$ cat design/flow/config.mk
export PLATFORM = sky130hd
export DESIGN_NAME = apb_top
export DESIGN_NICKNAME = apb_top
export VERILOG_FILES = /design/flow/design.v
export SDC_FILE = /design/flow/constraint.sdc
export NUM_CORES = 4
export LEC_CHECK = 0
export ABC_AREA = 1
export CAP_MARGIN = 20
export CORE_MARGIN = 2
export CORE_UTILIZATION = 72
export CTS_CLUSTER_SIZE = 10
export PLACE_DENSITY = 0.37
export SETUP_SLACK_MARGIN = 0.2
export SLEW_MARGIN = 20
$ cat design/flow/constraint.sdc
create_clock -name core_clock -period 2.5 [get_ports {PCLK}]
set_input_delay 0.5000 -clock core_clock [delete_from_list [all_inputs] [get_ports {PCLK}]]
set_output_delay 0.5000 -clock core_clock [all_outputs]
set_load 0.01 [all_outputs]
$ cat design/flow/design.v
module master_apb #(parameter ADDR_WIDTH=8, parameter DATA_WIDTH =8, parameter STATE=2 )(
input PCLK,
input PRESETn,
input [ADDR_WIDTH-1:0] apb_write_paddr,
input [DATA_WIDTH-1:0] apb_write_data,
input [ADDR_WIDTH-1:0] apb_read_paddr,
input READ_WRITE,
input PREADY,
input transfer,
input [DATA_WIDTH-1:0] PRDATA,
output PWRITE,
output reg PSEL,
output reg PENABLE,
output [ADDR_WIDTH-1:0] PADDR,
output reg[DATA_WIDTH-1:0] PWDATA,
output reg [DATA_WIDTH-1:0] apb_read_data_out
);
parameter IDLE=2'b00;
parameter SETUP=2'b01;
parameter ACCESS=2'b11;
reg [STATE-1:0] current_state,next_state;
wire [DATA_WIDTH-1:0] temp_read;
always @(posedge PCLK or negedge PRESETn)
begin
if(!PRESETn)
current_state<=IDLE;
else
current_state<=next_state;
end
always @(*)
begin
case (current_state)
IDLE: 
begin
if(transfer==1'b1)
next_state=SETUP;
else
next_state=IDLE;
end
SETUP:
begin
next_state=ACCESS;
end
ACCESS:
begin
if(PREADY==1'b1&&transfer==1'b1)
next_state=SETUP;
else if(PREADY==1'b1&&transfer==1'b0)
next_state=IDLE;
else
next_state=ACCESS;
end
default:
next_state=IDLE;
endcase
end
always@(*)
begin
PWDATA='b0;
case(current_state)
IDLE:
begin
PSEL=1'b0;
PENABLE=1'b0;
end
SETUP:
begin
PSEL=1'b1;
PENABLE=1'b0;
PWDATA=apb_write_data;
end
ACCESS:
begin
PSEL=1'b1;
PENABLE=1'b1;
PWDATA=apb_write_data;
end
default:
begin
PSEL=1'b0;
PENABLE=1'b0;
end
endcase
end
always @(posedge PCLK or negedge PRESETn)
begin
if(!PRESETn)
apb_read_data_out<='b0;
else if (current_state==ACCESS && PWRITE==1'b0)
apb_read_data_out<=PRDATA;
end
assign PWRITE=READ_WRITE;
assign PADDR= READ_WRITE?apb_write_paddr:apb_read_paddr;
endmodule
module RAM_slave #(parameter ADDRESS=8, parameter DATA=8, parameter LOCATION=64, parameter STATES=3)(
input PWRITE,PCLK,PRESETn,
input PSEL1,
input PENABLE,
input [ADDRESS-1:0] paddr,
input [DATA-1:0] pwdata,
output reg [DATA-1:0] prdata,
output reg PREADY
);
parameter IDLE=2'b00;
parameter TRANSFER=2'b01;
parameter WRITE=2'b11;
parameter READ=2'b10;
localparam AW=$clog2(LOCATION);
reg [STATES-1:0] current_state,next_state;
reg [DATA-1:0] memory [0:LOCATION-1];
integer i;
always @(posedge PCLK or negedge PRESETn )
begin
if(!PRESETn)
current_state<=IDLE;
else
current_state<=next_state;
end
always @(*)
begin
case (current_state)
IDLE: 
if(PSEL1==1'b1)
next_state=TRANSFER;
else 
next_state=IDLE;
TRANSFER:
next_state=IDLE;
default:
next_state=IDLE;
endcase
end
always @(*)
if(!PRESETn)
begin
prdata='b0;
PREADY=1'b0;
end
else
begin
    case(current_state)
    IDLE:
    begin
        prdata='b0;
        PREADY=1'b0;
    end
    TRANSFER:
    begin
        PREADY=1'b1;
	if(PWRITE==1'b0)
	if(paddr<LOCATION)
	prdata=memory[paddr[AW-1:0]];
	else
	prdata='b0;	
        else
	 prdata='b0;
    end
default:
begin
prdata='b0;
        PREADY=1'b0;
end
    endcase
end
always @(posedge PCLK or negedge PRESETn)
begin
if(!PRESETn)
begin
    for(i=0;i<LOCATION;i=i+1)
    memory[i]<='b0;
end
else if(current_state==TRANSFER&&PWRITE==1'b1&&paddr<LOCATION)
memory[paddr[AW-1:0]]<=pwdata;
end
endmodule
module apb_top #(parameter ADDRESS=8, parameter DATA =8, parameter LOCATION=64)(
input PCLK,PRESETn,transfer,READ_WRITE,
input [ADDRESS-1:0] apb_write_paddr,apb_read_paddr,
input [DATA-1:0] apb_write_data,
output [DATA-1:0] apb_read_data_out);
wire PWRITE;
wire PREADY;
wire PSEL1;
wire PENABLE;
wire [ADDRESS-1:0] paddr;
wire [DATA-1:0] pwdata,prdata;
master_apb #(.ADDR_WIDTH(ADDRESS),.DATA_WIDTH(DATA)) master(
.PCLK(PCLK),
.PRESETn(PRESETn),
.apb_write_paddr(apb_write_paddr),
.apb_write_data(apb_write_data),
.apb_read_paddr(apb_read_paddr),
.READ_WRITE(READ_WRITE),
.PREADY(PREADY),
.transfer(transfer),
.PRDATA(prdata),
.PWRITE(PWRITE),
.PSEL(PSEL1),
.PENABLE(PENABLE),
.PADDR(paddr),
.PWDATA(pwdata),
.apb_read_data_out(apb_read_data_out));
RAM_slave #(.ADDRESS(ADDRESS),.DATA(DATA), .LOCATION(LOCATION)) slave_dut (
.PWRITE(PWRITE),
.PCLK(PCLK),
.PRESETn(PRESETn),
.PSEL1(PSEL1),
.PENABLE(PENABLE),
.paddr(paddr),
.pwdata(pwdata),
.prdata(prdata),
.PREADY(PREADY)
);
endmodule
$ cat design/flow/run.sh
#!/bin/bash
# the make line also repeats each setting of config.mk as NAME=value (left out here)
make -C /OpenROAD-flow-scripts/flow DESIGN_CONFIG=/design/flow/config.mk WORK_HOME=/design/flow/orfs CLKGATE_MAP_FILE= finish
==> flow_metrics.rpt, run 1 <==
=== SYNTHESIS / PLACE & ROUTE SUMMARY ===
----------------------------------------------------
[Status]
  Status ........................ no timing/DRC/antenna violations

[Floorplanning]
  IO Pins ........................ 36
  Width of the die ........................ 189.7 um
  Floorplan row count ........................ 68
  Die area ........................ 35990 um^2
  Vertical die dimension ........................ 189.7 um
  Floorplan-stage core utilization ........................ 0.7242
  CORE AREA ........................ 34290 um^2

[Power and ir drop]
  Largest power group ........................ sequential cells
  Worst VDD drop ........................ 0.5778 mV
  Part of the total power dissipated in the clock network ........................ 0.446
  P_comb ........................ 1.20 mW
  Clock Power ........................ 7.81 mW
  Internal power summed over all cells ........................ 13.30 mW
  Leakage power figure ........................ 16.10 nW
  Net switching component of the power ........................ 4.224 mW
  Seq power ........................ 8.50 mW
  Part of the power in registers ........................ 0.485
  Power, Total ........................ 17.52 mW
  Switching share of power ........................ 0.2411
  PwrDens ........................ 600.0 nW/um^2
  Combinational Power Share ........................ 0.069

[STA]
  Minimum clock period ........................ 2.270 ns
  Relative max-transition margin ........................ 0.3341
  Clock Skews ........................ 0.02833 ns
  Worst-Margin Slew ........................ 0.9978 ns
  RSZ-0062 raised after global routing ........................ yes
  Final Max-Slew Violation Tally ........................ 0
  Post-route setup slack ........................ 0.2304 ns
  Hold violation total from the final report ........................ 0
  Period utilization ........................ 0.9079
  Max Freq ........................ 440.6 MHz
  Final setup violating endpoints ........................ 0
  Worst hold margin ........................ 0.3432 ns

[Worst setup path]
  Kind of end point of the critical path ........................ flip-flop
  Kind of launch point of the worst setup path ........................ input pin
  Number of cells on the critical path ........................ 18
  Maximum single-stage delay on the critical path ........................ 0.50 ns
  Maximum fanout along the worst path ........................ 24
  Slowest-stage cell, CP ........................ clkdlybuf4s50_1
  Critical path, cell by cell ........................ clkdlybuf4s50_1, inv_1, nand2_1, nand2_2, nand2_4, nor2_2, buf_12, buf_12, nand2_4, nor2_1, nor2_1, nand2_2, nor2_2, nand2_1, nor2_1, nand2_1, nand2_1, nand2_1
  Arrival time reported for the critical path endpoint ........................ 2.79 ns
  Most numerous cell on the critical path ........................ nand2_1
  Start point of the critical path ........................ apb_write_paddr[1]
  Delay-heaviest family, CP ........................ simple AND/OR/NAND/NOR gates
  Category of the critical setup timing path ........................ in -> reg
  Capturing point of the worst reg2reg path ........................ slave_dut.memory[11][7]$_DFFE_PN0P_
  Number of buffer and inverter stages on the critical path ........................ 4
  R2R depth ........................ 6
  Worst reg2reg path startpoint ........................ master.current_state[2]$_DFF_PN0_
  R2R setup slack ........................ 0.31 ns
  Capturing element of the worst setup path ........................ master.apb_read_data_out[4]$_DFFE_PN0P_
  CP Data Required Time ........................ 3.02 ns

[Yosys]
  Most frequent cell after synthesis ........................ nand2_1
  Ao+oa area frac ........................ 0.08420
  Proportion of synthesized area in mux cells ........................ 0.04515
  Parity-gate share of the synthesized area counting xor and xnor cells ........................ 0
  Cell type contributing the most total cell area after synthesis ........................ dfrtp_1
  Comb area leader ........................ simple AND/OR/NAND/NOR gates
  Post-synthesis adder-cell area fraction ........................ 0
  Count of synthesis-stage warnings from yosys ........................ 3
  Cell area after synthesis ........................ 24830 um^2
  Cells taking the most area after synthesis ........................ dfrtp_1 53%, nand2_1 13%, nand3_1 9.0%
  Number of unique standard cell types used by synthesis ........................ 26
  Main synth FF type ........................ dfrtp_1
  Sequential area share after synthesis ........................ 0.5292
  Post-synth area from yosys stat ........................ 24830 um^2
  Proportion of synthesized flip-flops having asynchronous set or reset ........................ 1.000
  AND/OR/NAND/NOR Cells, Area Fraction ........................ 0.2819
  Yosys cell count ........................ 3000
  Post-Syn Area per Cell ........................ 8.277 um^2
  Syn_nets ........................ 3028
  Most instantiated cells after synthesis ........................ 866 x nand2_1, 523 x dfrtp_1, 448 x nand3_1
  Total of flip-flops plus latches after synthesis ........................ 525
  Number of flops mapped to enable cells by yosys ........................ 0
  Area share, top type ........................ 0.5271
  Synthesized instance count ........................ 3000

[Finish]
  Final net count ........................ 3162
  Finished Cell Area ........................ 29200 um^2
  Area growth, synth to finish ........................ 17.60%
  Number of filler instances in the final layout ........................ 1938

[Clock tree]
  CTS Root Buffer Type ........................ clkbuf_16
  Clock buffer count from CTS ........................ 59
  Maximum level of the CTS H-tree ........................ 2
  Clock Tree Buf Depth ........................ 3
  TritonCTS clock tree ........................ built
  # clock sinks ........................ 525
  Clock slew seen by the registers of the worst setup and hold paths ........................ 0.06 ns
  Insertion delay at the late pin of the worst-skew pair ........................ 0.64 ns

[GRT]
  Largest net degree at the start of global routing ........................ 133
  Remaining global-route overflow ........................ 0
  Initial antenna violation count ........................ 0
  Number of global-route vias before repair ........................ 22025
  Global-route wire length before repair ........................ 119000 um
  GRT Total Usage ........................ 0.4295

[Routing]
  Initial DRC Count ........................ 2860
  DRC violations left ........................ 0
  Detailed-routed wire length on met3 ........................ 8312 um
  Number of nets still failing antenna checks after routing ........................ 0
  DR vias/cell ........................ 6.290
  Total vias in the final route ........................ 22682
  Number of antenna diodes ........................ 0
  Detailed Routing Iterations Pass 1 ........................ 8
  Highest metal layer used by the detailed router ........................ met4
  Detailed-route wire length ........................ 77120 um
  Met2 routed WL ........................ 35400 um
  Detailed-route wire length on metal 1 ........................ 29150 um
  Wirelength per Cell ........................ 21.39 um

[Place]
  GPL Wtd Cong ........................ 0.9388
  Half-perimeter wire length after detailed placement ........................ 48200 um
  Standard cell area after detailed placement ........................ 27120 um^2
  Count of buffers from port buffering ........................ 35
  Worst setup slack after placement ........................ -0.7243 ns

[Hold path]
  Worst min-delay path class ........................ in -> async

[Flow run]
  Number of warnings in the stage logs ........................ 33
  Number of maximum-capacitance constraint violations ........................ 0

----------------------------------------------------
==> metal layers <==
metal,up-vias,GRT usage
li1,10039,-
met1,10838,0.5761
met5,-,0
met2,1494,0.6581
met3,311,0.08836
met4,0,0.2496
==> area by class of cell <==
| cell class | count | area (um^2) | area share |
|---|---|---|---|
| Clock buffer | 75 | 1578 | 0.05403 |
| Clock inverter | 3 | 80.08 | 0.002742 |
| Inverter | 157 | 594.3 | 0.02035 |
| Multi-Input combinational cell | 2120 | 10500 | 0.3596 |
| Sequential cell | 525 | 13140 | 0.4500 |
| Tap cell | 455 | 569.3 | 0.01950 |
| Timing Repair Buffer | 271 | 2739 | 0.09380 |
==> stage by stage <==
stage,TNS [ns],cells,util
6_report,0,3606,0.8516
5_1_grt,0,3606,0.8516
4_1_cts,0,3601,0.8418
3_5_place_dp,-107.66,3521,0.7911
3_3_place_gp,-90.01,3521,0.7911
2_1_floorplan,0,3000,-
==> what timing repair did <==
action / in CTS / in global routing
hold buffers: 1 / 0
setup endpoints to repair: 23 / 8
setup buffers: 1 / 2
resized: 19 / 75
hold endpoints to repair: 18 / 0
pin swaps: 2 / 27
cloned: 0 / 3
==> run 2, diff against run 1 <==
ABC_AREA = not set   (was 1)
CTS_CLUSTER_DIAMETER = 102   (was not set)
CTS_CLUSTER_SIZE = not set   (was 10)
PLACE_DENSITY = not set   (was 0.37)
PLACE_DENSITY_LB_ADDON = 0.25   (was not set)
SETUP_SLACK_MARGIN = 0.93   (was 0.2)
clock period = 3.21 ns   (was 2.5 ns; I/O delays follow)
==> flow_metrics.rpt, run 2 <==
==== FLOW RESULTS ====
----------------------------------------------------
[Floorplanning]
  Width of the die ........................ 182.4 um (-3.9%)
  CORE AREA ........................ 31470 um^2 (-8.2%)
  Die area ........................ 33260 um^2 (-7.6%)
  Vertical die dimension ........................ 182.4 um (-3.9%)
  Floorplan-stage core utilization ........................ 0.7278 (+0.003683)
  Floorplan row count ........................ 65 (-4.4%)
  IO Pins ........................ 36 (unchanged)

[Place]
  Worst setup slack after placement ........................ -0.5538 ns (+0.1705 ns)
  Half-perimeter wire length after detailed placement ........................ 67360 um (+40%)
  Count of buffers from port buffering ........................ 35 (unchanged)
  Placed cell count ........................ 3025 (-14%)
  GPL Wtd Cong ........................ 1.234 (+31%)

[Yosys]
  Proportion of synthesized area in mux cells ........................ 0 (-0.04515)
  Post-synthesis adder-cell area fraction ........................ 0 (unchanged)
  Post-synth area from yosys stat ........................ 22910 um^2 (-7.7%)
  Proportion of synthesized flip-flops having asynchronous set or reset ........................ 1.000 (unchanged)
  Total of flip-flops plus latches after synthesis ........................ 525 (unchanged)
  Comb area leader ........................ AND-OR/OR-AND gates
  Synthesized instance count ........................ 2388 (-20%)
  Most instantiated cells after synthesis ........................ 600 x nand2_1, 529 x o21ai_0, 523 x dfrtp_1
  Ao+oa area frac ........................ 0.2299 (+0.1457)
  Sequential area share after synthesis ........................ 0.5736 (+0.04440)
  Cell type contributing the most total cell area after synthesis ........................ dfrtp_1
  Most frequent cell after synthesis ........................ nand2_1
  Count of synthesis-stage warnings from yosys ........................ 3 (unchanged)
  Syn_nets ........................ 2416 (-20%)
  Post-Syn Area per Cell ........................ 9.593 um^2 (+16%)
  Area share, top type ........................ 0.5713 (+0.04422)
  Number of unique standard cell types used by synthesis ........................ 77 (+200%)
  Cells taking the most area after synthesis ........................ dfrtp_1 57%, o21ai_0 12%, nand2_1 9.8%
  Yosys cell count ........................ 2388 (-20%)
  Main synth FF type ........................ dfrtp_1
  Cell area after synthesis ........................ 22910 um^2 (-7.7%)
  Parity-gate share of the synthesized area counting xor and xnor cells ........................ 0 (unchanged)
  AND/OR/NAND/NOR Cells, Area Fraction ........................ 0.1635 (-0.1184)
  Number of flops mapped to enable cells by yosys ........................ 0 (unchanged)

[GRT]
  Remaining global-route overflow ........................ 1252
  GRT Total Usage ........................ 0.9496

[Clock tree]
  CTS Root Buffer Type ........................ clkbuf_16
  # clock sinks ........................ 525 (unchanged)
  Clock Tree Buf Depth ........................ 3 (unchanged)
  Clock buffer count from CTS ........................ 50 (-15%)
  Maximum level of the CTS H-tree ........................ 2 (unchanged)

[Status]
  Error ........................ [ERROR GRT-0116] Global routing finished with congestion. Check the congestion regions in the DRC Viewer.
  Status ........................ stopped before the end
  Step where the flow halted ........................ global routing

----------------------------------------------------
-- run 2: timing repair --
| item | 4_1_cts |
|---|---|
| cloned | 5 |
| hold buffers | 1 |
| endpoints found under the setup margin | 516 |
| buffers inserted | 57 |
| hold endpoints to repair | 20 |
| pin swaps | 63 |
| resized | 211 |
-- run 2: per-stage QoR --
stage	util	power (mW)	instance area, um^2
CTS	0.9410	13.69	29620
detailed placement	0.8456	7.538	26610
global placement	0.8456	7.522	26610
floorplan	-	6.997	23340
-- run 2: layer usage --
metal	overflow	GRT usage
met5	29	0.7363
met4	338	0.9823
met3	95	0.8503
met2	697	1.070
met1	93	0.9146
==> run 3, diff against run 2 <==
ABC_AREA = 1   (was not set)
CAP_MARGIN = 35   (was 20)
CORE_UTILIZATION = 68   (was 72)
CTS_CLUSTER_DIAMETER = 383   (was 102)
CTS_CLUSTER_SIZE = 18   (was not set)
PLACE_DENSITY_LB_ADDON = not set   (was 0.25)
SETUP_SLACK_MARGIN = -0.14   (was 0.93)
clock period = 2.5 ns   (was 3.21 ns; I/O delays follow)
==> flow_metrics.rpt, run 3 <==
=== SYNTHESIS / PLACE & ROUTE SUMMARY ===
----------------------------------------------------
[Clock tree]
  Number of buffers inserted by post-CTS setup repair ........................ 0 (-100%)
  CTS Root Buffer Type ........................ clkbuf_16
  Insertion delay at the late pin of the worst-skew pair ........................ 0.59 ns
  Clock buffer count from CTS ........................ 35 (-30%)
  TritonCTS clock tree ........................ built
  Clock Tree Buf Depth ........................ 3 (unchanged)
  Clock slew seen by the registers of the worst setup and hold paths ........................ 0.08 ns
  Maximum level of the CTS H-tree ........................ 2 (unchanged)
  # clock sinks ........................ 525 (unchanged)

[Place]
  Worst setup slack after placement ........................ -0.7605 ns (-0.2067 ns)
  GPL Wtd Cong ........................ 0.9042 (-27%)
  Half-perimeter wire length after detailed placement ........................ 48610 um (-28%)
  Count of buffers from port buffering ........................ 35 (unchanged)
  Placed cell count ........................ 3539 (+17%)

[Status]
  Status ........................ no timing/DRC/antenna violations

[Routing]
  Initial DRC Count ........................ 2304
  Number of antenna diodes ........................ 0
  Total vias in the final route ........................ 21909
  Number of nets still failing antenna checks after routing ........................ 0
  DR vias/cell ........................ 6.115
  DRC violations left ........................ 0
  Wirelength per Cell ........................ 20.66 um
  Detailed Routing Iterations Pass 1 ........................ 6
  Detailed-route wire length ........................ 74040 um

[STA]
  Period utilization ........................ 0.9673
  Hold violation total from the final report ........................ 0
  Max Freq ........................ 413.5 MHz
  Clock Skews ........................ 0.02988 ns
  Relative max-transition margin ........................ 0.4643
  Final Max-Slew Violation Tally ........................ 0
  Minimum clock period ........................ 2.418 ns
  Worst-Margin Slew ........................ 0.8027 ns
  Final setup violating endpoints ........................ 0
  Setup TNS Final ........................ 0 ns
  Worst hold margin ........................ 0.3525 ns
  Post-route setup slack ........................ 0.08175 ns

[Yosys]
  Most instantiated cells after synthesis ........................ 866 x nand2_1, 523 x dfrtp_1, 448 x nand3_1
  Parity-gate share of the synthesized area counting xor and xnor cells ........................ 0 (unchanged)
  Cell area after synthesis ........................ 24830 um^2 (+8.4%)
  Cells taking the most area after synthesis ........................ dfrtp_1 53%, nand2_1 13%, nand3_1 9.0%
  Cell type contributing the most total cell area after synthesis ........................ dfrtp_1
  AND/OR/NAND/NOR Cells, Area Fraction ........................ 0.2819 (+0.1184)
  Post-synthesis adder-cell area fraction ........................ 0 (unchanged)
  Count of synthesis-stage warnings from yosys ........................ 3 (unchanged)
  Proportion of synthesized flip-flops having asynchronous set or reset ........................ 1.000 (unchanged)
  Yosys cell count ........................ 3000 (+26%)
  Sequential area share after synthesis ........................ 0.5292 (-0.04440)
  Proportion of synthesized area in mux cells ........................ 0.04515 (+0.04515)
  Most frequent cell after synthesis ........................ nand2_1
  Number of flops mapped to enable cells by yosys ........................ 0 (unchanged)
  Synthesized instance count ........................ 3000 (+26%)
  Post-Syn Area per Cell ........................ 8.277 um^2 (-14%)
  Number of unique standard cell types used by synthesis ........................ 26 (-66%)
  Comb area leader ........................ simple AND/OR/NAND/NOR gates
  Total of flip-flops plus latches after synthesis ........................ 525 (unchanged)
  Area share, top type ........................ 0.5271 (-0.04422)
  Main synth FF type ........................ dfrtp_1
  Syn_nets ........................ 3028 (+25%)
  Post-synth area from yosys stat ........................ 24830 um^2 (+8.4%)
  Ao+oa area frac ........................ 0.08420 (-0.1457)

[GRT]
  Remaining global-route overflow ........................ 0
  Number of global-route vias before repair ........................ 21369
  Global-route wire length before repair ........................ 116900 um
  Initial antenna violation count ........................ 1
  GRT Total Usage ........................ 0.3961
  Largest net degree at the start of global routing ........................ 119

[Worst setup path]
  Critical path, cell by cell ........................ clkdlybuf4s50_1, inv_1, nand2_1, o21ai_2, nand2_1, clkinv_2, buf_12, buf_4, nand3_1, nand2_1, nor2_1, nand2_1, nor2_4, nand2_1, nor2_1, nand2_1, nand2_1, nand2_1
  Maximum single-stage delay on the critical path ........................ 0.45 ns
  Category of the critical setup timing path ........................ in -> reg
  Delay-heaviest family, CP ........................ simple AND/OR/NAND/NOR gates
  Capturing element of the worst setup path ........................ master.apb_read_data_out[0]$_DFFE_PN0P_
  Arrival time reported for the critical path endpoint ........................ 2.87 ns
  Worst reg2reg path startpoint ........................ master.current_state[2]$_DFF_PN0_
  Capturing point of the worst reg2reg path ........................ slave_dut.memory[30][2]$_DFFE_PN0P_
  Start point of the critical path ........................ apb_write_paddr[5]
  R2R depth ........................ 5
  Kind of launch point of the worst setup path ........................ input pin
  Most numerous cell on the critical path ........................ nand2_1
  Number of buffer and inverter stages on the critical path ........................ 5
  Maximum fanout along the worst path ........................ 39
  Number of cells on the critical path ........................ 18
  CP Data Required Time ........................ 2.95 ns
  Slowest-stage cell, CP ........................ clkdlybuf4s50_1
  R2R setup slack ........................ 0.36 ns
  Kind of end point of the critical path ........................ flip-flop

[Floorplanning]
  Floorplan-stage core utilization ........................ 0.6947 (-0.03314)
  Width of the die ........................ 195.1 um (+7.0%)
  Die area ........................ 38060 um^2 (+14%)
  IO Pins ........................ 36 (unchanged)
  Floorplan row count ........................ 69 (+6.2%)
  Vertical die dimension ........................ 195.1 um (+7.0%)
  CORE AREA ........................ 35740 um^2 (+14%)

[Power and ir drop]
  Leakage power figure ........................ 15.74 nW
  Part of the power in registers ........................ 0.557
  Largest power group ........................ sequential cells
  Internal power summed over all cells ........................ 11.45 mW
  Worst VDD drop ........................ 0.6362 mV
  Clock Power ........................ 5.55 mW
  Net switching component of the power ........................ 3.768 mW
  Combinational Power Share ........................ 0.078
  Seq power ........................ 8.48 mW
  Switching share of power ........................ 0.2476
  P_comb ........................ 1.18 mW
  Power, Total ........................ 15.22 mW
  PwrDens ........................ 536.0 nW/um^2
  Part of the total power dissipated in the clock network ........................ 0.365

[Finish]
  Area growth, synth to finish ........................ 14.35%
  Number of filler instances in the final layout ........................ 2482
  Storage cell area ........................ 13140 um^2
  Post-layout instance count excluding filler cells ........................ 3583
  Final net count ........................ 3144
  Comb. cell area ........................ 10320 um^2

[Flow run]
  Number of warnings in the stage logs ........................ 32
  Number of maximum-capacitance constraint violations ........................ 0

[Hold path]
  Worst min-delay path class ........................ in -> async

----------------------------------------------------
## run 3: area by class of cell
class	count	area share
tap	461	0.02031
clock buffer	40	0.03226
inverter	157	0.02089
sequential	525	0.4628
multi-input combinational	2120	0.3635
timing repair buffer	277	0.09884
clock inverter	3	0.001454
## run 3: per-layer routing
| metal | up-vias | GRT usage | wire (um) |
|---|---|---|---|
| met3 | 230 | 0.08066 | 7123 |
| li1 | 9976 | - | - |
| met4 | 2 | 0.1942 | 3614 |
| met5 | - | 0 | 13 |
| met2 | 1167 | 0.6108 | 33360 |
| met1 | 10534 | 0.5421 | 29930 |
## run 3: repair_timing
item,in CTS,in global routing
cloned,0,0
hold endpoints to repair,16,0
hold buffers,1,0
gates resized,2,19
setup endpoints to repair,1,8
pin swaps,0,1
## run 3: through the flow
stage | cell area [um^2] | utilization
CTS | 28320 | 0.7923
detailed placement | 27350 | 0.7651
global route | 28390 | 0.7944
finish | 28390 | 0.7944
global placement | 27350 | 0.7651
floorplan | 24830 | -
==> run 4, diff against run 3 <==
ABC_AREA = not set   (was 1)
CORE_UTILIZATION = 72   (was 68)
CTS_CLUSTER_DIAMETER = not set   (was 383)
HOLD_SLACK_MARGIN = 0.28   (was not set)
PLACE_DENSITY_LB_ADDON = 0.25   (was not set)
SETUP_SLACK_MARGIN = not set   (was -0.14)
==> flow_metrics.rpt, run 4 <==
==== FLOW RESULTS ====
----------------------------------------------------
[Status]
  Status ........................ stopped before the end
  Step where the flow halted ........................ global routing
  Error ........................ [ERROR GRT-0116] Global routing finished with congestion. Check the congestion regions in the DRC Viewer.

[Floorplanning]
  IO Pins ........................ 36 (unchanged)
  Floorplan-stage core utilization ........................ 0.7278 (+0.03314)
  Die area ........................ 33260 um^2 (-13%)
  Vertical die dimension ........................ 182.4 um (-6.5%)
  CORE AREA ........................ 31470 um^2 (-12%)
  Width of the die ........................ 182.4 um (-6.5%)
  Floorplan row count ........................ 65 (-5.8%)

[Clock tree]
  # clock sinks ........................ 525 (unchanged)
  CTS Root Buffer Type ........................ clkbuf_16
  Clock Tree Buf Depth ........................ 3 (unchanged)
  Maximum level of the CTS H-tree ........................ 2 (unchanged)
  Clock buffer count from CTS ........................ 51 (+46%)

[Yosys]
  AND/OR/NAND/NOR Cells, Area Fraction ........................ 0.1635 (-0.1184)
  Post-synthesis adder-cell area fraction ........................ 0 (unchanged)
  Cells taking the most area after synthesis ........................ dfrtp_1 57%, o21ai_0 12%, nand2_1 9.8%
  Ao+oa area frac ........................ 0.2299 (+0.1457)
  Most instantiated cells after synthesis ........................ 600 x nand2_1, 529 x o21ai_0, 523 x dfrtp_1
  Post-synth area from yosys stat ........................ 22910 um^2 (-7.7%)
  Yosys cell count ........................ 2388 (-20%)
  Proportion of synthesized flip-flops having asynchronous set or reset ........................ 1.000 (unchanged)
  Total of flip-flops plus latches after synthesis ........................ 525 (unchanged)
  Area share, top type ........................ 0.5713 (+0.04422)
  Main synth FF type ........................ dfrtp_1
  Cell type contributing the most total cell area after synthesis ........................ dfrtp_1
  Comb area leader ........................ AND-OR/OR-AND gates
  Cell area after synthesis ........................ 22910 um^2 (-7.7%)
  Parity-gate share of the synthesized area counting xor and xnor cells ........................ 0 (unchanged)
  Synthesized instance count ........................ 2388 (-20%)
  Number of flops mapped to enable cells by yosys ........................ 0 (unchanged)
  Sequential area share after synthesis ........................ 0.5736 (+0.04440)
  Most frequent cell after synthesis ........................ nand2_1
  Post-Syn Area per Cell ........................ 9.593 um^2 (+16%)
  Number of unique standard cell types used by synthesis ........................ 77 (+200%)
  Proportion of synthesized area in mux cells ........................ 0 (-0.04515)
  Count of synthesis-stage warnings from yosys ........................ 3 (unchanged)
  Syn_nets ........................ 2416 (-20%)

[GRT]
  GRT Total Usage ........................ 0.8717
  Remaining global-route overflow ........................ 343

[Place]
  Placed cell count ........................ 3052 (-14%)
  Standard cell area after detailed placement ........................ 26810 um^2 (-2.0%)
  Count of buffers from port buffering ........................ 35 (unchanged)
  Half-perimeter wire length after detailed placement ........................ 68040 um (+40%)
  GPL Wtd Cong ........................ 1.233 (+36%)

----------------------------------------------------
## run 4: metal layers
| metal | GRT overflow | track usage |
|---|---|---|
| met1 | 29 | 0.8826 |
| met2 | 137 | 0.9586 |
| met5 | 12 | 0.5837 |
| met3 | 33 | 0.7972 |
| met4 | 132 | 0.8465 |
## run 4: metrics by stage
step / util / setup slack, ns
4_1_cts: 0.9181 / 0.03498
3_5_place_dp: 0.8517 / -1.152
2_1_floorplan: - / 0.02053
3_3_place_gp: 0.8516 / -1.205
## run 4: repair_timing
action / CTS
hold buffers: 1
endpoints found under the hold margin: 411
gates resized: 89
pin swaps: 13
buffers inserted: 3
cloned: 1
endpoints found under the setup margin: 129
==> run 5, diff against run 4 <==
CAP_MARGIN = 20   (was 35)
CELL_PAD_IN_SITES_DETAIL_PLACEMENT = 1   (was not set)
CELL_PAD_IN_SITES_GLOBAL_PLACEMENT = 2   (was not set)
CORE_ASPECT_RATIO = 0.68   (was not set)
CORE_MARGIN = 5   (was 2)
CORE_UTILIZATION = 37   (was 72)
CTS_CLUSTER_SIZE = not set   (was 18)
GPL_ROUTABILITY_DRIVEN = 0   (was not set)
GPL_TIMING_DRIVEN = 0   (was not set)
HOLD_SLACK_MARGIN = 0.16   (was 0.28)
MAX_ROUTING_LAYER = met4   (was not set)
PLACE_DENSITY_LB_ADDON = not set   (was 0.25)
SETUP_SLACK_MARGIN = 2.04   (was not set)
SLEW_MARGIN = 40   (was 20)
TNS_END_PERCENT = 20   (was not set)
clock period = 7.13 ns   (was 2.5 ns; I/O delays follow)
==> flow_metrics.rpt, run 5 <==
=== SYNTHESIS / PLACE & ROUTE SUMMARY ===
----------------------------------------------------
[Yosys]
  Main synth FF type ........................ dfrtp_1
  Count of synthesis-stage warnings from yosys ........................ 3 (unchanged)
  AND/OR/NAND/NOR Cells, Area Fraction ........................ 0.1635 (unchanged)
  Post-synthesis adder-cell area fraction ........................ 0 (unchanged)
  Post-Syn Area per Cell ........................ 9.593 um^2 (unchanged)
  Syn_nets ........................ 2416 (unchanged)
  Number of flops mapped to enable cells by yosys ........................ 0 (unchanged)
  Most instantiated cells after synthesis ........................ 600 x nand2_1, 529 x o21ai_0, 523 x dfrtp_1
  Number of unique standard cell types used by synthesis ........................ 77 (unchanged)
  Sequential area share after synthesis ........................ 0.5736 (unchanged)
  Comb area leader ........................ AND-OR/OR-AND gates
  Ao+oa area frac ........................ 0.2299 (unchanged)
  Cell area after synthesis ........................ 22910 um^2 (unchanged)
  Area share, top type ........................ 0.5713 (unchanged)
  Total of flip-flops plus latches after synthesis ........................ 525 (unchanged)
  Proportion of synthesized area in mux cells ........................ 0 (unchanged)
  Proportion of synthesized flip-flops having asynchronous set or reset ........................ 1.000 (unchanged)
  Cell type contributing the most total cell area after synthesis ........................ dfrtp_1
  Post-synth area from yosys stat ........................ 22910 um^2 (unchanged)
  Cells taking the most area after synthesis ........................ dfrtp_1 57%, o21ai_0 12%, nand2_1 9.8%
  Parity-gate share of the synthesized area counting xor and xnor cells ........................ 0 (unchanged)
  Most frequent cell after synthesis ........................ nand2_1
  Synthesized instance count ........................ 2388 (unchanged)
  Yosys cell count ........................ 2388 (unchanged)

[Routing]
  Wirelength per Cell ........................ 40.75 um
  Number of nets still failing antenna checks after routing ........................ 0
  Initial DRC Count ........................ 3792
  DRC violations left ........................ 0
  Detailed-route wire length ........................ 137000 um
  Detailed Routing Iterations Pass 1 ........................ 7
  Total vias in the final route ........................ 22665
  DR vias/cell ........................ 6.740

[Clock tree]
  TritonCTS clock tree ........................ built
  Number of buffers inserted by post-CTS setup repair ........................ 0 (-3)
  CTS Root Buffer Type ........................ clkbuf_16
  Post-cts hold-fix buffer tally ........................ 0 (-1)
  Clock slew seen by the registers of the worst setup and hold paths ........................ 0.07 ns
  Clock buffer count from CTS ........................ 54 (+5.9%)
  # clock sinks ........................ 525 (unchanged)
  Clock Tree Buf Depth ........................ 3 (unchanged)
  Maximum level of the CTS H-tree ........................ 2 (unchanged)
  Insertion delay at the late pin of the worst-skew pair ........................ 0.65 ns

[STA]
  Relative max-transition margin ........................ 0.3139
  Hold violation total from the final report ........................ 0
  Minimum clock period ........................ 5.261 ns
  Max Freq ........................ 190.1 MHz
  Worst hold margin ........................ 0.4800 ns
  Final Max-Slew Violation Tally ........................ 0
  Clock Skews ........................ 0.02920 ns
  Worst-Margin Slew ........................ 1.024 ns
  Setup TNS Final ........................ 0 ns
  RSZ-0062 raised after global routing ........................ yes
  Period utilization ........................ 0.7379
  Final setup violating endpoints ........................ 0

[GRT]
  Global-route wire length before repair ........................ 185000 um
  Largest net degree at the start of global routing ........................ 78
  Initial antenna violation count ........................ 8
  Number of global-route vias before repair ........................ 21605
  GRT Total Usage ........................ 0.4099
  Remaining global-route overflow ........................ 0

[Worst setup path]
  Critical path, cell by cell ........................ clkdlybuf4s50_1, buf_6, buf_6, clkbuf_1, nand3b_1, nand2_1, buf_2, a22oi_1, o22ai_1, a221oi_1, nand4_1, o31a_1
  Maximum single-stage delay on the critical path ........................ 0.81 ns
  Number of buffer and inverter stages on the critical path ........................ 5
  Slowest-stage cell, CP ........................ a22oi_1
  R2R depth ........................ 7
  Capturing element of the worst setup path ........................ master.apb_read_data_out[2]$_DFFE_PN0P_
  Capturing point of the worst reg2reg path ........................ slave_dut.memory[59][4]$_DFFE_PN0P_
  Start point of the critical path ........................ READ_WRITE
  Worst reg2reg path startpoint ........................ slave_dut.current_state[1]$_DFF_PN0_
  Number of cells on the critical path ........................ 12
  Kind of launch point of the worst setup path ........................ input pin
  Kind of end point of the critical path ........................ flip-flop
  Maximum fanout along the worst path ........................ 10
  CP Data Required Time ........................ 7.67 ns
  Delay-heaviest family, CP ........................ AND-OR/OR-AND gates
  Category of the critical setup timing path ........................ in -> reg
  Most numerous cell on the critical path ........................ buf_6
  R2R setup slack ........................ 3.86 ns
  Arrival time reported for the critical path endpoint ........................ 5.80 ns

[Power and ir drop]
  Seq power ........................ 2.98 mW
  Clock Power ........................ 3.14 mW
  Part of the total power dissipated in the clock network ........................ 0.485
  Internal power summed over all cells ........................ 4.843 mW
  Leakage power figure ........................ 10.97 nW
  Largest power group ........................ the clock network
  PwrDens ........................ 242.5 nW/um^2
  Net switching component of the power ........................ 1.642 mW
  Switching share of power ........................ 0.2532
  Worst VDD drop ........................ 0.1926 mV
  P_comb ........................ 362 uW
  Combinational Power Share ........................ 0.056
  Part of the power in registers ........................ 0.459

[Status]
  Status ........................ no timing/DRC/antenna violations

[Flow run]
  Number of warnings in the stage logs ........................ 29
  Number of maximum-capacitance constraint violations ........................ 0

[Hold path]
  Worst min-delay path class ........................ reg -> reg
  Hold Path Depth ........................ 2
  Worst Min Path Start ........................ slave_dut.memory[9][2]$_DFFE_PN0P_
  Endpoint with the worst hold slack ........................ slave_dut.memory[9][2]$_DFFE_PN0P_

[Floorplanning]
  CORE AREA ........................ 61470 um^2 (+95%)
  Die area ........................ 67080 um^2 (+100%)
  Floorplan row count ........................ 75 (+15%)
  Floorplan-stage core utilization ........................ 0.3727 (-0.3551)
  Width of the die ........................ 311.7 um (+71%)
  Vertical die dimension ........................ 215.2 um (+18%)
  IO Pins ........................ 36 (unchanged)

[Finish]
  Final net count ........................ 2529
  Number of filler instances in the final layout ........................ 6852
  Finished Cell Area ........................ 26750 um^2
  Area growth, synth to finish ........................ 16.75%

[Place]
  Count of buffers from port buffering ........................ 35 (unchanged)
  Half-perimeter wire length after detailed placement ........................ 102600 um (+51%)
  Standard cell area after detailed placement ........................ 24770 um^2 (-7.6%)

----------------------------------------------------
==> run 5: final cells by class <==
class | count | area (um^2) | share of cell area
Clock inverter | 20 | 251.5 | 0.009403
Buffer | 177 | 793.3 | 0.02966
Clock buffer | 82 | 1678 | 0.06273
Timing Repair Buffer | 57 | 681.9 | 0.02550
Multi-Input combinational cell | 1685 | 9166 | 0.3427
Tap cell | 808 | 1011 | 0.03780
Sequential cell | 525 | 13140 | 0.4913
Inverter | 1 | 3.754 | 0.0001403
Antenna cell | 8 | 20.02 | 0.0007485
==> run 5: repair_timing <==
item / 4_1_cts / 5_1_grt
gates resized: 1 / 1
setup endpoints to repair: 1 / 2
pin swaps: 0 / 0
==> run 5: routing by layer <==
layer	track usage	share of wire	wire length (um)
met1	0.5657	0.42	57310
met2	0.5303	0.39	52790
met3	0.1680	0.14	19500
met4	0.1659	0.054	7439
met5	-	0	0
==> run 5: metrics by stage <==
step | setup WS (ns) | total power [mW] | instances | utilization
6_report | 1.869 | 6.485 | 3363 | 0.4351
5_1_grt | 1.981 | 6.611 | 3360 | 0.4350
4_1_cts | 2.140 | 6.477 | 3353 | 0.4344
3_5_place_dp | 1.343 | 3.376 | 3251 | 0.4029
3_3_place_gp | -21.08 | 3.358 | 3231 | 0.3949
2_1_floorplan | 3.725 | 3.133 | 2388 | -
==> run 6, diff against run 5 <==
ABC_AREA = 1   (was not set)
CAP_MARGIN = 30   (was 20)
CELL_PAD_IN_SITES_DETAIL_PLACEMENT = 2   (was 1)
CELL_PAD_IN_SITES_GLOBAL_PLACEMENT = 3   (was 2)
CORE_ASPECT_RATIO = 1.09   (was 0.68)
CORE_MARGIN = 7   (was 5)
CORE_UTILIZATION = 23   (was 37)
CTS_CLUSTER_SIZE = 12   (was not set)
GPL_ROUTABILITY_DRIVEN = 1   (was 0)
GPL_TIMING_DRIVEN = 1   (was 0)
HOLD_SLACK_MARGIN = 0.24   (was 0.16)
MAX_ROUTING_LAYER = not set   (was met4)
MIN_ROUTING_LAYER = met1   (was not set)
SETUP_SLACK_MARGIN = 0.93   (was 2.04)
TNS_END_PERCENT = 35   (was 20)
clock period = 5.65 ns   (was 7.13 ns; I/O delays follow)
==> flow_metrics.rpt, run 6 <==
=== SYNTHESIS / PLACE & ROUTE SUMMARY ===
----------------------------------------------------
[Floorplanning]
  Die area ........................ 117400 um^2 (+75%)
  IO Pins ........................ 36 (unchanged)
  Floorplan row count ........................ 125 (+67%)
  CORE AREA ........................ 106800 um^2 (+74%)
  Floorplan-stage core utilization ........................ 0.2324 (-0.1403)
  Width of the die ........................ 328.7 um (+5.4%)
  Vertical die dimension ........................ 357.0 um (+66%)

[STA]
  Hold violation total from the final report ........................ 0 (unchanged)
  Final Max-Slew Violation Tally ........................ 0 (unchanged)
  Clock Skews ........................ 0.02452 ns (-0.004676 ns)
  Final setup violating endpoints ........................ 0 (unchanged)
  RSZ-0062 raised after global routing ........................ no
  Setup TNS Final ........................ 0 ns (unchanged)
  Relative max-transition margin ........................ 0.4465 (+0.1326)
  Minimum clock period ........................ 4.079 ns
  Worst-Margin Slew ........................ 0.8283 ns (-0.1953 ns)
  Worst hold margin ........................ 0.4139 ns (-0.06604 ns)
  Max Freq ........................ 245.2 MHz
  Period utilization ........................ 0.7219 (-0.01591)

[GRT]
  Number of global-route vias before repair ........................ 23093 (+6.9%)
  Remaining global-route overflow ........................ 0 (unchanged)
  Initial antenna violation count ........................ 3 (-5)
  Global-route wire length before repair ........................ 156500 um (-15%)
  GRT Total Usage ........................ 0.1770 (-0.2329)
  Largest net degree at the start of global routing ........................ 122 (+56%)

[Power and ir drop]
  P_comb ........................ 481 uW (+33%)
  Seq power ........................ 3.76 mW (+26%)
  Part of the power in registers ........................ 0.435 (-0.024)
  Combinational Power Share ........................ 0.056 (about the same)
  Leakage power figure ........................ 15.30 nW (+40%)
  Part of the total power dissipated in the clock network ........................ 0.509 (+0.024)
  Largest power group ........................ the clock network
  Internal power summed over all cells ........................ 6.470 mW (+34%)
  Clock Power ........................ 4.40 mW (+40%)
  Net switching component of the power ........................ 2.172 mW (+32%)
  Switching share of power ........................ 0.2513 (-0.001899)
  PwrDens ........................ 298.3 nW/um^2 (+23%)
  Worst VDD drop ........................ 0.1737 mV (-9.8%)

[Worst setup path]
  Number of cells on the critical path ........................ 16 (+4)
  Kind of launch point of the worst setup path ........................ input pin
  R2R depth ........................ 5 (-2)
  Slowest-stage cell, CP ........................ clkdlybuf4s50_1
  Capturing element of the worst setup path ........................ master.apb_read_data_out[1]$_DFFE_PN0P_
  Maximum fanout along the worst path ........................ 56 (+46)
  Worst reg2reg path startpoint ........................ master.current_state[2]$_DFF_PN0_
  R2R setup slack ........................ 2.74 ns (-1.12 ns)
  Capturing point of the worst reg2reg path ........................ slave_dut.memory[59][2]$_DFFE_PN0P_
  CP Data Required Time ........................ 6.21 ns (-1.46 ns)
  Start point of the critical path ........................ READ_WRITE
  Number of buffer and inverter stages on the critical path ........................ 4 (-1)
  Delay-heaviest family, CP ........................ buffers and inverters
  Maximum single-stage delay on the critical path ........................ 0.79 ns (-0.02 ns)
  Category of the critical setup timing path ........................ in -> reg
  Most numerous cell on the critical path ........................ nand2_1
  Kind of end point of the critical path ........................ flip-flop
  Critical path, cell by cell ........................ clkdlybuf4s50_1, inv_2, o21ai_2, nand2_1, inv_4, buf_12, nand2_2, nor2_1, nor2_1, nand2_1, nor2_1, nand2_1, nor2_1, nand2_1, nand2_1, nand2_1
  Arrival time reported for the critical path endpoint ........................ 4.64 ns (-1.16 ns)

[Place]
  Standard cell area after detailed placement ........................ 26730 um^2 (+7.9%)
  Count of buffers from port buffering ........................ 35 (unchanged)
  Half-perimeter wire length after detailed placement ........................ 67880 um (-34%)
  GPL Wtd Cong ........................ 0.7712

[Yosys]
  Number of flops mapped to enable cells by yosys ........................ 0 (unchanged)
  Most frequent cell after synthesis ........................ nand2_1
  Synthesized instance count ........................ 3000 (+26%)
  Most instantiated cells after synthesis ........................ 866 x nand2_1, 523 x dfrtp_1, 448 x nand3_1
  Number of unique standard cell types used by synthesis ........................ 26 (-66%)
  Post-Syn Area per Cell ........................ 8.277 um^2 (-14%)
  Parity-gate share of the synthesized area counting xor and xnor cells ........................ 0 (unchanged)
  Count of synthesis-stage warnings from yosys ........................ 3 (unchanged)
  Total of flip-flops plus latches after synthesis ........................ 525 (unchanged)
  Ao+oa area frac ........................ 0.08420 (-0.1457)
  Post-synthesis adder-cell area fraction ........................ 0 (unchanged)
  Post-synth area from yosys stat ........................ 24830 um^2 (+8.4%)
  Main synth FF type ........................ dfrtp_1
  Cell area after synthesis ........................ 24830 um^2 (+8.4%)
  Proportion of synthesized area in mux cells ........................ 0.04515 (+0.04515)
  Sequential area share after synthesis ........................ 0.5292 (-0.04440)
  Area share, top type ........................ 0.5271 (-0.04422)
  AND/OR/NAND/NOR Cells, Area Fraction ........................ 0.2819 (+0.1184)
  Proportion of synthesized flip-flops having asynchronous set or reset ........................ 1.000 (unchanged)
  Syn_nets ........................ 3028 (+25%)
  Comb area leader ........................ simple AND/OR/NAND/NOR gates
  Yosys cell count ........................ 3000 (+26%)
  Cell type contributing the most total cell area after synthesis ........................ dfrtp_1
  Cells taking the most area after synthesis ........................ dfrtp_1 53%, nand2_1 13%, nand3_1 9.0%

[Clock tree]
  CTS Root Buffer Type ........................ clkbuf_16
  Insertion delay at the late pin of the worst-skew pair ........................ 0.62 ns (-0.03 ns)
  Clock buffer count from CTS ........................ 71 (+31%)
  Post-cts hold-fix buffer tally ........................ 0 (unchanged)
  TritonCTS clock tree ........................ built
  Maximum level of the CTS H-tree ........................ 3 (+1)
  Post-CTS Resized ........................ 0 (-1)
  Clock slew seen by the registers of the worst setup and hold paths ........................ 0.06 ns (about the same)
  Number of buffers inserted by post-CTS setup repair ........................ 0 (unchanged)
  Clock Tree Buf Depth ........................ 3 (unchanged)
  # clock sinks ........................ 525 (unchanged)

[Routing]
  Wirelength per Cell ........................ 23.66 um (-42%)
  Total vias in the final route ........................ 20908 (-7.8%)
  Number of nets still failing antenna checks after routing ........................ 0 (unchanged)
  Detailed Routing Iterations Pass 1 ........................ 5 (-2)
  Detailed-route wire length ........................ 104600 um (-24%)
  Initial DRC Count ........................ 1096 (-71%)
  DRC violations left ........................ 0 (unchanged)
  DR vias/cell ........................ 4.731 (-30%)

[Finish]
  Storage cell area ........................ 13140 um^2 (unchanged)
  Final net count ........................ 3000 (+19%)
  Number of filler instances in the final layout ........................ 12103 (+77%)
  Comb. cell area ........................ 10250 um^2 (+12%)
  Finished Cell Area ........................ 28970 um^2 (+8.3%)
  Area growth, synth to finish ........................ 16.66% (about the same)

[Hold path]
  Worst min-delay path class ........................ in -> async

[Flow run]
  Number of warnings in the stage logs ........................ 32 (+10%)
  Number of maximum-capacitance constraint violations ........................ 0 (unchanged)

[Status]
  Status ........................ no timing/DRC/antenna violations

----------------------------------------------------
==> run 6: layout make-up <==
class | instances | area share
timing repair buffer | 97 | 0.03469
clock inverter | 11 | 0.002764
tap | 1397 | 0.06034
sequential | 525 | 0.4536
multi-input combinational | 2120 | 0.3539
antenna | 3 | 0.0002592
inverter | 157 | 0.02043
clock buffer | 109 | 0.07395
==> run 6: per-layer routing <==
metal  share of wire  track usage  routed length, um
met2            0.48       0.3028              50440
met4           0.028      0.04889               2905
met1            0.46       0.2342              48510
met5               0            0                  0
met3           0.026      0.02453               2697
==> run 6: per-stage QoR <==
stage	cells	utilization	setup WS (ns)	total power, mW
6_report	4419	0.2712	1.571	8.642
5_1_grt	4418	0.2711	1.304	8.953
4_1_cts	4416	0.2711	1.574	8.835
3_5_place_dp	4296	0.2503	0.9125	4.329
3_3_place_gp	4292	0.2494	0.9837	4.313
2_1_floorplan	3000	-	2.934	4.022
==> run 7, diff against run 6 <==
CAP_MARGIN = 20   (was 30)
CELL_PAD_IN_SITES_DETAIL_PLACEMENT = not set   (was 2)
CELL_PAD_IN_SITES_GLOBAL_PLACEMENT = not set   (was 3)
CORE_ASPECT_RATIO = not set   (was 1.09)
CORE_MARGIN = 2   (was 7)
CORE_UTILIZATION = 72   (was 23)
CTS_CLUSTER_DIAMETER = 233   (was not set)
CTS_CLUSTER_SIZE = 27   (was 12)
GPL_ROUTABILITY_DRIVEN = not set   (was 1)
GPL_TIMING_DRIVEN = not set   (was 1)
MIN_ROUTING_LAYER = not set   (was met1)
SETUP_SLACK_MARGIN = 0.14   (was 0.93)
SLEW_MARGIN = 20   (was 40)
TNS_END_PERCENT = 100   (was 35)
clock period = 2.5 ns   (was 5.65 ns; I/O delays follow)
==> flow_metrics.rpt, run 7 <==
=== SYNTHESIS / PLACE & ROUTE SUMMARY ===
----------------------------------------------------
[Status]
  Status ........................ no timing/DRC/antenna violations

[Power and ir drop]
  P_comb ........................ 1.16 mW (+140%)
  Seq power ........................ 8.49 mW (+130%)
  Worst VDD drop ........................ 0.5953 mV (+240%)
  PwrDens ........................ 501.8 nW/um^2 (+68%)
  Combinational Power Share ........................ 0.082 (+0.026)
  Leakage power figure ........................ 15.52 nW (+1.4%)
  Part of the power in registers ........................ 0.603 (+0.168)
  Internal power summed over all cells ........................ 10.54 mW (+63%)
  Clock Power ........................ 4.43 mW (about the same)
  Part of the total power dissipated in the clock network ........................ 0.315 (-0.194)
  Switching share of power ........................ 0.2512 (about the same)
  Largest power group ........................ sequential cells
  Net switching component of the power ........................ 3.535 mW (+63%)

[Finish]
  Final net count ........................ 3123 (+4.1%)
  Finished Cell Area ........................ 28050 um^2 (-3.2%)
  Number of filler instances in the final layout ........................ 2225 (-82%)
  Area growth, synth to finish ........................ 12.96%
  Storage cell area ........................ 13140 um^2 (unchanged)
  Comb. cell area ........................ 10450 um^2 (+1.9%)
  End-of-flow core utilization ........................ 0.8180 (+0.5468)

[Flow run]
  Number of maximum-capacitance constraint violations ........................ 0 (unchanged)
  Number of warnings in the stage logs ........................ 33 (+3.1%)

[GRT]
  Most Crowded Layer GR ........................ met2
  Met1 demand-to-capacity share in global routing ........................ 0.5752 (+0.3411)
  Met3 global-route usage ........................ 0.05811 (+0.03357)
  GRT Total Usage ........................ 0.4115 (+0.2345)
  Largest net degree at the start of global routing ........................ 133 (+9.0%)
  Remaining global-route overflow ........................ 0 (unchanged)
  Number of global-route vias before repair ........................ 21131 (-8.5%)
  Initial antenna violation count ........................ 0 (-3)
  Met2 layer usage reported by global route ........................ 0.6388 (+0.3359)
  Global-route wire length before repair ........................ 114900 um (-27%)

[Floorplanning]
  IO Pins ........................ 36 (unchanged)
  Vertical die dimension ........................ 189.7 um (-47%)
  Width of the die ........................ 189.7 um (-42%)
  Floorplan-stage core utilization ........................ 0.7242 (+0.4917)
  Floorplan row count ........................ 68 (-46%)
  CORE AREA ........................ 34290 um^2 (-68%)
  Die area ........................ 35990 um^2 (-69%)

[Place]
  Half-perimeter wire length after detailed placement ........................ 48200 um (-29%)
  Standard cell area after detailed placement ........................ 27120 um^2 (+1.5%)
  Worst setup slack after placement ........................ -0.7243 ns (-1.637 ns)
  GPL Wtd Cong ........................ 0.9388 (+22%)
  Count of buffers from port buffering ........................ 35 (unchanged)

[Yosys]
  Number of unique standard cell types used by synthesis ........................ 26 (unchanged)
  Ao+oa area frac ........................ 0.08420 (unchanged)
  Proportion of synthesized area in mux cells ........................ 0.04515 (unchanged)
  Sequential area share after synthesis ........................ 0.5292 (unchanged)
  Total of flip-flops plus latches after synthesis ........................ 525 (unchanged)
  Main synth FF type ........................ dfrtp_1
  Most instantiated cells after synthesis ........................ 866 x nand2_1, 523 x dfrtp_1, 448 x nand3_1
  Post-synth area from yosys stat ........................ 24830 um^2 (unchanged)
  Count of synthesis-stage warnings from yosys ........................ 3 (unchanged)
  Most frequent cell after synthesis ........................ nand2_1
  Yosys cell count ........................ 3000 (unchanged)
  Post-synthesis adder-cell area fraction ........................ 0 (unchanged)
  Area share, top type ........................ 0.5271 (unchanged)
  Proportion of synthesized flip-flops having asynchronous set or reset ........................ 1.000 (unchanged)
  AND/OR/NAND/NOR Cells, Area Fraction ........................ 0.2819 (unchanged)
  Cell area after synthesis ........................ 24830 um^2 (unchanged)
  Parity-gate share of the synthesized area counting xor and xnor cells ........................ 0 (unchanged)
  Syn_nets ........................ 3028 (unchanged)
  Comb area leader ........................ simple AND/OR/NAND/NOR gates
  Synthesized instance count ........................ 3000 (unchanged)
  Number of flops mapped to enable cells by yosys ........................ 0 (unchanged)
  Post-Syn Area per Cell ........................ 8.277 um^2 (unchanged)
  Cell type contributing the most total cell area after synthesis ........................ dfrtp_1
  Cells taking the most area after synthesis ........................ dfrtp_1 53%, nand2_1 13%, nand3_1 9.0%

[Clock tree]
  Insertion delay at the late pin of the worst-skew pair ........................ 0.59 ns (-0.03 ns)
  # clock sinks ........................ 525 (unchanged)
  Clock buffer count from CTS ........................ 23 (-68%)
  CTS Root Buffer Type ........................ clkbuf_16
  Maximum level of the CTS H-tree ........................ 1 (-2)
  Clock Tree Buf Depth ........................ 3 (unchanged)
  TritonCTS clock tree ........................ built
  Clock slew seen by the registers of the worst setup and hold paths ........................ 0.12 ns (+0.06 ns)

[STA]
  Post-route setup slack ........................ 0.1558 ns (-1.415 ns)
  Clock Skews ........................ 0.02158 ns (-0.002937 ns)
  RSZ-0062 raised after global routing ........................ yes
  Max Freq ........................ 426.6 MHz
  Hold violation total from the final report ........................ 0 (unchanged)
  Worst-Margin Slew ........................ 1.013 ns (+0.1849 ns)
  Final Max-Slew Violation Tally ........................ 0 (unchanged)
  Relative max-transition margin ........................ 0.3238 (-0.1227)
  Minimum clock period ........................ 2.344 ns
  Final setup violating endpoints ........................ 0 (unchanged)
  Period utilization ........................ 0.9377 (+0.2158)

[Worst setup path]
  Maximum single-stage delay on the critical path ........................ 0.46 ns (-0.33 ns)
  Number of cells on the critical path ........................ 17 (+1)
  Start point of the critical path ........................ apb_write_paddr[4]
  CP Data Required Time ........................ 2.97 ns (-3.24 ns)
  Critical path, cell by cell ........................ clkdlybuf4s50_1, inv_1, o21ai_2, buf_4, nor2_4, buf_4, buf_4, nand3_1, nand2_1, nor2_1, nand2_1, nor2_1, nand2_1, nor2_1, nand2_1, nand2_1, nand2_1
  Slowest-stage cell, CP ........................ clkdlybuf4s50_1
  Kind of end point of the critical path ........................ flip-flop
  Capturing point of the worst reg2reg path ........................ slave_dut.memory[14][7]$_DFFE_PN0P_
  Category of the critical setup timing path ........................ in -> reg
  R2R depth ........................ 6 (+1)
  Delay-heaviest family, CP ........................ buffers and inverters
  Kind of launch point of the worst setup path ........................ input pin
  Most numerous cell on the critical path ........................ nand2_1
  Maximum fanout along the worst path ........................ 11 (-80%)
  Capturing element of the worst setup path ........................ master.apb_read_data_out[5]$_DFFE_PN0P_
  Number of buffer and inverter stages on the critical path ........................ 5 (+1)
  R2R setup slack ........................ 0.33 ns (-2.41 ns)
  Worst reg2reg path startpoint ........................ master.current_state[2]$_DFF_PN0_
  Arrival time reported for the critical path endpoint ........................ 2.82 ns (-1.82 ns)

[Routing]
  Detailed-route wire length ........................ 73180 um (-30%)
  Number of antenna diodes ........................ 0 (-3)
  Initial DRC Count ........................ 2501 (+130%)
  Total vias in the final route ........................ 22033 (+5.4%)
  Number of nets still failing antenna checks after routing ........................ 0 (unchanged)
  DR vias/cell ........................ 6.193 (+31%)
  Detailed Routing Iterations Pass 1 ........................ 6 (+1)
  Wirelength per Cell ........................ 20.57 um (-13%)
  DRC violations left ........................ 0 (unchanged)

[Hold path]
  Worst min-delay path class ........................ in -> async

----------------------------------------------------
-- run 7: routing by layer --
metal / share of wire / wire length [um]
met5: 0 / 0
met4: 0.057 / 4164
met3: 0.090 / 6603
met2: 0.46 / 33310
met1: 0.40 / 29100
-- run 7: area by class of cell --
cell class                 count  share of cell area
sequential                   525              0.4685
clock inverter                 2           0.0008922
timing repair buffer         268             0.09507
tap                          455             0.02030
multi-input combinational   2120              0.3725
inverter                     157             0.02119
clock buffer                  31             0.02159
-- run 7: timing repair --
item / in CTS / in global routing
endpoints found under the hold margin: 197 / 0
pin swaps: 3 / 12
endpoints found under the setup margin: 22 / 8
hold buffers: 1 / 0
cloned: 0 / 2
resized: 21 / 51
buffers inserted: 1 / 0
-- run 7: per-stage QoR --
step	cells	hold WS, ns	total power, mW	setup TNS, ns
after floorplan	3000	0.2044	9.090	0
after global placement	3521	0.3948	9.724	-90.01
after detailed placement	3521	0.3878	9.739	-107.66
after CTS	3556	0.3646	14.01	0
after global routing	3558	0.3767	14.42	0
final	3558	0.3673	14.07	0
==> run 8, diff against run 7 <==
ABC_AREA = not set   (was 1)
CELL_PAD_IN_SITES_DETAIL_PLACEMENT = 0   (was not set)
CELL_PAD_IN_SITES_GLOBAL_PLACEMENT = 2   (was not set)
CORE_ASPECT_RATIO = 0.68   (was not set)
CORE_MARGIN = 5   (was 2)
CORE_UTILIZATION = 35   (was 72)
CTS_CLUSTER_DIAMETER = not set   (was 233)
CTS_CLUSTER_SIZE = not set   (was 27)
GPL_ROUTABILITY_DRIVEN = 0   (was not set)
GPL_TIMING_DRIVEN = 0   (was not set)
HOLD_SLACK_MARGIN = 0.16   (was 0.24)
MAX_ROUTING_LAYER = met5   (was not set)
PLACE_DENSITY_LB_ADDON = 0.03   (was not set)
SETUP_SLACK_MARGIN = 1.94   (was 0.14)
SLEW_MARGIN = 40   (was 20)
TNS_END_PERCENT = 20   (was 100)
clock period = 7.13 ns   (was 2.5 ns; I/O delays follow)
==> flow_metrics.rpt, run 8 <==
=== SYNTHESIS / PLACE & ROUTE SUMMARY ===
----------------------------------------------------
[Status]
  Status ........................ no timing/DRC/antenna violations

[Power and ir drop]
  Power, Total ........................ 6.321 mW (-55%)
  Clock Power ........................ 2.99 mW (-33%)
  Largest power group ........................ the clock network
  PwrDens ........................ 236.6 nW/um^2 (-53%)
  Combinational Power Share ........................ 0.056 (-0.026)
  P_comb ........................ 352 uW (-70%)
  Switching share of power ........................ 0.2486 (-0.002565)
  Net switching component of the power ........................ 1.571 mW (-56%)
  Internal power summed over all cells ........................ 4.749 mW (-55%)
  Part of the total power dissipated in the clock network ........................ 0.473 (+0.158)
  Worst VDD drop ........................ 0.1498 mV (-75%)
  Part of the power in registers ........................ 0.471 (-0.132)
  Leakage power figure ........................ 10.89 nW (-30%)
  Seq power ........................ 2.98 mW (-65%)

[GRT]
  Initial antenna violation count ........................ 15 (+15)
  GRT Total Usage ........................ 0.3663 (-0.04516)
  Remaining global-route overflow ........................ 0 (unchanged)
  Number of global-route vias before repair ........................ 20339 (-3.7%)
  Global-route wire length before repair ........................ 178400 um (+55%)
  Largest net degree at the start of global routing ........................ 78 (-41%)

[STA]
  Period utilization ........................ 0.7484 (-0.1893)
  Max Freq ........................ 187.4 MHz
  Minimum clock period ........................ 5.336 ns
  Final Max-Slew Violation Tally ........................ 0 (unchanged)
  Clock Skews ........................ 0.03652 ns (+0.01493 ns)
  Final setup violating endpoints ........................ 0 (unchanged)
  RSZ-0062 raised after global routing ........................ no
  Worst-Margin Slew ........................ 1.011 ns (-0.002143 ns)
  Setup TNS Final ........................ 0 ns (unchanged)
  Worst hold margin ........................ 0.4669 ns (+0.09959 ns)
  Hold violation total from the final report ........................ 0 (unchanged)
  Relative max-transition margin ........................ 0.3223 (-0.001500)

[Clock tree]
  Maximum level of the CTS H-tree ........................ 2 (+1)
  Number of buffers inserted by post-CTS setup repair ........................ 0 (-1)
  Clock slew seen by the registers of the worst setup and hold paths ........................ 0.07 ns (-0.05 ns)
  TritonCTS clock tree ........................ built
  Clock Tree Buf Depth ........................ 3 (unchanged)
  Insertion delay at the late pin of the worst-skew pair ........................ 0.65 ns (+0.06 ns)
  # clock sinks ........................ 525 (unchanged)
  Clock buffer count from CTS ........................ 54 (+130%)
  Post-cts hold-fix buffer tally ........................ 0 (-1)
  CTS Root Buffer Type ........................ clkbuf_16

[Yosys]
  Post-synth area from yosys stat ........................ 22910 um^2 (-7.7%)
  Most frequent cell after synthesis ........................ nand2_1
  Count of synthesis-stage warnings from yosys ........................ 3 (unchanged)
  Cell type contributing the most total cell area after synthesis ........................ dfrtp_1
  Syn_nets ........................ 2416 (-20%)
  Proportion of synthesized flip-flops having asynchronous set or reset ........................ 1.000 (unchanged)
  Main synth FF type ........................ dfrtp_1
  Post-synthesis adder-cell area fraction ........................ 0 (unchanged)
  Sequential area share after synthesis ........................ 0.5736 (+0.04440)
  AND/OR/NAND/NOR Cells, Area Fraction ........................ 0.1635 (-0.1184)
  Comb area leader ........................ AND-OR/OR-AND gates
  Post-Syn Area per Cell ........................ 9.593 um^2 (+16%)
  Number of flops mapped to enable cells by yosys ........................ 0 (unchanged)
  Number of unique standard cell types used by synthesis ........................ 77 (+200%)
  Total of flip-flops plus latches after synthesis ........................ 525 (unchanged)
  Most instantiated cells after synthesis ........................ 600 x nand2_1, 529 x o21ai_0, 523 x dfrtp_1
  Proportion of synthesized area in mux cells ........................ 0 (-0.04515)
  Parity-gate share of the synthesized area counting xor and xnor cells ........................ 0 (unchanged)
  Yosys cell count ........................ 2388 (-20%)
  Ao+oa area frac ........................ 0.2299 (+0.1457)
  Area share, top type ........................ 0.5713 (+0.04422)
  Synthesized instance count ........................ 2388 (-20%)
  Cell area after synthesis ........................ 22910 um^2 (-7.7%)
  Cells taking the most area after synthesis ........................ dfrtp_1 57%, o21ai_0 12%, nand2_1 9.8%

[Hold path]
  Worst min-delay path class ........................ reg -> reg
  Hold Path Depth ........................ 1
  Worst Min Path Start ........................ master.current_state[1]$_DFF_PN0_
  Endpoint with the worst hold slack ........................ master.current_state[2]$_DFF_PN0_

[Worst setup path]
  Capturing point of the worst reg2reg path ........................ master.apb_read_data_out[4]$_DFFE_PN0P_
  Category of the critical setup timing path ........................ in -> reg
  Capturing element of the worst setup path ........................ master.apb_read_data_out[5]$_DFFE_PN0P_
  Kind of end point of the critical path ........................ flip-flop
  R2R depth ........................ 6 (unchanged)
  Slowest-stage cell, CP ........................ a22oi_1
  R2R setup slack ........................ 4.02 ns (+3.69 ns)
  Number of cells on the critical path ........................ 11 (-6)
  Worst reg2reg path startpoint ........................ slave_dut.memory[21][4]$_DFFE_PN0P_
  Maximum fanout along the worst path ........................ 10 (-1)
  CP Data Required Time ........................ 7.60 ns (+4.63 ns)
  Number of buffer and inverter stages on the critical path ........................ 5 (unchanged)
  Critical path, cell by cell ........................ clkdlybuf4s50_1, buf_6, buf_6, clkbuf_1, nand3b_1, nand2_1, clkbuf_2, a22oi_1, o32ai_1, a2111oi_2, a32oi_1
  Maximum single-stage delay on the critical path ........................ 0.85 ns (+0.39 ns)
  Kind of launch point of the worst setup path ........................ input pin
  Most numerous cell on the critical path ........................ buf_6
  Arrival time reported for the critical path endpoint ........................ 5.81 ns (+2.99 ns)
  Delay-heaviest family, CP ........................ AND-OR/OR-AND gates
  Start point of the critical path ........................ READ_WRITE

[Finish]
  Area growth, synth to finish ........................ 16.61%
  Post-layout instance count excluding filler cells ........................ 3417 (-4.0%)
  Number of filler instances in the final layout ........................ 6571 (+200%)
  Finished Cell Area ........................ 26710 um^2 (-4.8%)
  Final net count ........................ 2525 (-19%)

[Place]
  Standard cell area after detailed placement ........................ 24840 um^2 (-8.4%)
  Placed cell count ........................ 3309 (-6.0%)
  Count of buffers from port buffering ........................ 35 (unchanged)
  Half-perimeter wire length after detailed placement ........................ 101100 um (+110%)

[Flow run]
  Number of maximum-capacitance constraint violations ........................ 0 (unchanged)
  Number of warnings in the stage logs ........................ 26 (-21%)

[Floorplanning]
  Vertical die dimension ........................ 221.0 um (+16%)
  Floorplan-stage core utilization ........................ 0.3528 (-0.3714)
  Width of the die ........................ 320.2 um (+69%)
  Floorplan row count ........................ 77 (+13%)
  IO Pins ........................ 36 (unchanged)
  Die area ........................ 70760 um^2 (+97%)
  CORE AREA ........................ 64930 um^2 (+89%)

[Routing]
  Wirelength per Cell ........................ 39.19 um (+91%)
  Detailed Routing Iterations Pass 1 ........................ 9 (+3)
  DRC violations left ........................ 0 (unchanged)
  Detailed-route wire length ........................ 133900 um (+83%)
  Number of nets still failing antenna checks after routing ........................ 0 (unchanged)
  DR vias/cell ........................ 6.462 (+4.3%)
  Initial DRC Count ........................ 3664 (+47%)
  Total vias in the final route ........................ 22079 (+0.21%)

----------------------------------------------------
-- run 8: timing repair --
action,4_1_cts,5_1_grt
resized,0,1
hold endpoints to repair,0,0
endpoints found under the setup margin,0,1
-- run 8: through the flow --
stage | worst slack, ns | util
2_1_floorplan | 3.725 | -
4_1_cts | 1.968 | 0.4105
3_5_place_dp | 1.342 | 0.3825
5_1_grt | 1.977 | 0.4111
3_3_place_gp | -21.11 | 0.3749
6_report | 1.794 | 0.4114
-- run 8: per-layer routing --
metal	vias to the layer above	global-route usage	share of wire
met2	1576	0.4753	0.38
li1	8855	-	-
met4	8	0.1441	0.051
met1	11279	0.5096	0.42
met3	361	0.1941	0.15
met5	-	0	0.0016
-- run 8: area by class of cell --
class / count / area, um^2 / area share
tap: 869 / 1087 / 0.04070
clock inverter: 11 / 137.6 / 0.005152
clock buffer: 88 / 1680 / 0.06290
timing repair buffer: 53 / 648.1 / 0.02426
sequential: 525 / 13140 / 0.4919
antenna: 8 / 20.02 / 0.0007494
buffer: 177 / 795.8 / 0.02979
inverter: 1 / 3.754 / 0.0001405
multi-input combinational: 1685 / 9200 / 0.3444
Power is estimated from default activity; no workload was simulated.
